// Top_FFT
module Top_FFT #(
    parameter   INTEGER_SIZE = 4,
                FRACT_SIZE = 14,
                NFFT = 64
) (
    input       wire                                             clk, rst,
    input       wire                                             start_FFT,
    input       wire    signed  [INTEGER_SIZE+FRACT_SIZE-1:0]    serial_in_r, serial_in_i,
    output      wire    signed  [INTEGER_SIZE+FRACT_SIZE-1:0]    serial_out_r, serial_out_i,
    output      wire                                             end_FFT, data_valid_FFT
);
For scale: about 18000 cells after synthesis, roughly 3400 flip-flops, roughly 0.21 sq mm of cells after synthesis.
make LEC_CHECK=0 ABC_AREA=0 CAP_MARGIN=20 CELL_PAD_IN_SITES_DETAIL_PLACEMENT=1 CELL_PAD_IN_SITES_GLOBAL_PLACEMENT=2 CORE_MARGIN=6 CORE_UTILIZATION=40 GPL_ROUTABILITY_DRIVEN=0 SLEW_MARGIN=20 TNS_END_PERCENT=15 finish   # period 12.0 ns
run.sh (not shown) runs the stock make flow with config.mk's settings and CLKGATE_MAP_FILE=.
==> next run, changes <==
- GPL_ROUTABILITY_DRIVEN: 0 -> 1
- MAX_ROUTING_LAYER: not set -> met4
- MIN_ROUTING_LAYER: not set -> met1
- PLACE_DENSITY_LB_ADDON: not set -> 0.01
- SLEW_MARGIN: 20 -> 35
After rerunning: The new run passed the timing, DRC and antenna checks. Via count is about the same. Global-route usage climbs by 0.33 points. Sequential share of layout area hardly moves. Worst setup slack is better by 0.38 ns. Combinational power is higher by about 2%. Power is lower by about 0.32%.
==> next run, changes <==
- ABC_AREA: 0 -> not set
- CELL_PAD_IN_SITES_DETAIL_PLACEMENT: 1 -> not set
- CELL_PAD_IN_SITES_GLOBAL_PLACEMENT: 2 -> not set
- CORE_MARGIN: 6 -> 2
- GPL_ROUTABILITY_DRIVEN: 1 -> not set
- MAX_ROUTING_LAYER: met4 -> not set
- MIN_ROUTING_LAYER: met1 -> not set
- PLACE_DENSITY: not set -> 0.6
- PLACE_DENSITY_LB_ADDON: 0.01 -> not set
- SETUP_SLACK_MARGIN: not set -> 0.53
- SLEW_MARGIN: 35 -> 20
- TNS_END_PERCENT: 15 -> not set
- clock period: 12.0 -> 10.7 ns (I/O delays scaled with it)
Effect:
- global-route usage decreases by 2.9 points
- maximum frequency increases by 7.4%
- register-to-register slack is worse by 0.59 ns
- clock-buffer cell count decreases by 48
- worst setup slack is worse by 0.59 ns
==> next run, changes <==
- CORE_UTILIZATION: 40 -> 15
- SETUP_SLACK_MARGIN: 0.53 -> not set
What happened:
- The changed run produced a clean layout
- utilization is lower by 27 points
- critical path depth is lower by 1
- total power is lower by 6.1%
- via count is lower by about 1.2%
- die area is higher to 2.7 times its value
- wire length is lower by 4.6%

* * *

Starting RTL as in the previous note.
Settings: LEC_CHECK=0, CAP_MARGIN=20, CELL_PAD_IN_SITES_DETAIL_PLACEMENT=1, CELL_PAD_IN_SITES_GLOBAL_PLACEMENT=1, CORE_MARGIN=2, CORE_UTILIZATION=44, CTS_CLUSTER_SIZE=96, GPL_TIMING_DRIVEN=1, HOLD_SLACK_MARGIN=0.22, PLACE_DENSITY_LB_ADDON=0.17, SLEW_MARGIN=40; clock period 18.0 ns.
Rerun with:
CELL_PAD_IN_SITES_DETAIL_PLACEMENT = default   (was 1)
CELL_PAD_IN_SITES_GLOBAL_PLACEMENT = default   (was 1)
CORE_UTILIZATION = 72   (was 44)
CTS_CLUSTER_SIZE = default   (was 96)
GPL_TIMING_DRIVEN = default   (was 1)
HOLD_SLACK_MARGIN = default   (was 0.22)
PLACE_DENSITY = 0.4   (was default)
PLACE_DENSITY_LB_ADDON = default   (was 0.17)
SLEW_MARGIN = 20   (was 40)
clock period = 6.18 ns   (was 18.0 ns; I/O delays follow)
This time the run did not get past 5_1_grt.
Area after synthesis does not change.
Die area falls by about 40%.
Synthesized cell count does not change.
Rerun with:
CORE_UTILIZATION = 28   (was 72)
PLACE_DENSITY = 0.6   (was 0.4)
clock period = 19.1 ns   (was 6.18 ns; I/O delays follow)
The new run finished clean.
Synthesized area is unchanged.
Die area increases to 2.6 times its value.
Synthesized cell count is unchanged.
Rerun with:
CORE_UTILIZATION = 40   (was 28)
clock period = 13.3 ns   (was 19.1 ns; I/O delays follow)
Effect:
- The new run passed the timing, DRC and antenna checks
- non-clock buffer count grows by 4
- fmax shrinks by about 3.4%
- worst setup slack is worse by 6200 ps
- sequential share of layout area grows by 0.48 points
- clock-buffer cell count grows by 46
- wire length grows by 0.60%
- cell area shrinks by about 1.3%
- register-to-register slack is worse by 6200 ps
- global-route usage grows by 5.5 points
Rerun with:
CORE_UTILIZATION = 71   (was 40)
CTS_CLUSTER_SIZE = 32   (was default)
clock period = 6.52 ns   (was 13.3 ns; I/O delays follow)
=>
- The changed run did not get past 3_5_place_dp with DPL-0033
- die size came out lower by 43%
- synthesized cell count is unchanged
- synthesized area does not change

* * *

Setup of nickel:
Top_FFT again, from the RTL that the note above started with.
Design Top_FFT, start of the top module:
module Top_FFT #(
    parameter   INTEGER_SIZE = 4,
                FRACT_SIZE = 14,
                NFFT = 64
) (
    input       wire                                             clk, rst,
    input       wire                                             start_FFT,
    input       wire    signed  [INTEGER_SIZE+FRACT_SIZE-1:0]    serial_in_r, serial_in_i,
    output      wire    signed  [INTEGER_SIZE+FRACT_SIZE-1:0]    serial_out_r, serial_out_i,
    output      wire                                             end_FFT, data_valid_FFT
);
localparam DATA_WIDTH = INTEGER_SIZE+FRACT_SIZE ;
wire    [$clog2(NFFT)-1:0]        start_stages;
wire    [DATA_WIDTH-1:0]        stage2_in_r, stage2_in_i;
wire    [DATA_WIDTH-1:0]        stage3_in_r, stage3_in_i;
wire    [DATA_WIDTH-1:0]        stage4_in_r, stage4_in_i;
wire    [DATA_WIDTH-1:0]        stage5_in_r, stage5_in_i;
wire    [DATA_WIDTH-1:0]        stage6_in_r, stage6_in_i;
wire    [DATA_WIDTH-1:0]        stage7_in_r, stage7_in_i;
FFT_1st_stage #(.INTEGER_SIZE(INTEGER_SIZE), .FRACT_SIZE(FRACT_SIZE), .STAGE_NO(1), .NFFT(NFFT)) ST1 (
    .clk(clk),
    .rst(rst),
    .start_conv(start_stages[0]),
    .serial_in_r(serial_in_r),
    .serial_in_i(serial_in_i),
    .serial_out_r(stage2_in_r),
    .serial_out_i(stage2_in_i)
);
FFT_2nd_stage #(.INTEGER_SIZE(INTEGER_SIZE), .FRACT_SIZE(FRACT_SIZE), .STAGE_NO(2), .NFFT(NFFT)) ST2 (
    .clk(clk),
    .rst(rst),
    .start_conv(start_stages[1]),
    .serial_in_r(stage2_in_r),
    .serial_in_i(stage2_in_i),
    .serial_out_r(stage3_in_r),
    .serial_out_i(stage3_in_i)
);
FFT_3rd_stage #(.INTEGER_SIZE(INTEGER_SIZE), .FRACT_SIZE(FRACT_SIZE), .STAGE_NO(3), .NFFT(NFFT)) ST3 (
    .clk(clk),
    .rst(rst),
    .start_conv(start_stages[2]),
    .serial_in_r(stage3_in_r),
    .serial_in_i(stage3_in_i),
    .serial_out_r(stage4_in_r),
    .serial_out_i(stage4_in_i)
);
  ...
clock: 12.7 ns
lec_check: 0
cap_margin: 35
cell_pad_in_sites_detail_placement: 1
cell_pad_in_sites_global_placement: 0
core_margin: 2
core_utilization: 61
gpl_routability_driven: 0
max_routing_layer: met5
min_routing_layer: met1
setup_slack_margin: 1.5
slew_margin: 5
> inputs changed (nickel -> cedar)
Settings: PLACE_DENSITY: unset -> 0.6; SETUP_SLACK_MARGIN: 1.5 -> unset; CAP_MARGIN: 35 -> 20; SLEW_MARGIN: 5 -> 20; CELL_PAD_IN_SITES_DETAIL_PLACEMENT: 1 -> unset; CORE_UTILIZATION: 61 -> 40; MAX_ROUTING_LAYER: met5 -> unset; GPL_ROUTABILITY_DRIVEN: 0 -> unset; CELL_PAD_IN_SITES_GLOBAL_PLACEMENT: 0 -> unset; MIN_ROUTING_LAYER: met1 -> unset; the clock period (ns, I/O delays scaled along): 12.7 -> 10.7.
### Flow results
Of nickel and cedar, the higher number of antenna violations at the first check in global routing belongs to nickel.
Sort nickel and cedar by met3 routed wirelength, ascending, and cedar comes first.
Compared to nickel, cedar reaches a higher achievable clock.
ST3.MUL1.D2.out_data[30] as the end point of the critical path was reported by nickel, and ST3.MUL1.D1.out_data[31] by cedar.
Taking nickel as the reference, in cedar final instance area +1.3%; via count went down 12700; area of the placeable core rose by about 50%; worst setup slack lower.
Delta (cedar minus nickel): utilization went down, total power has increased.
Power and IR drop assume default switching activity.
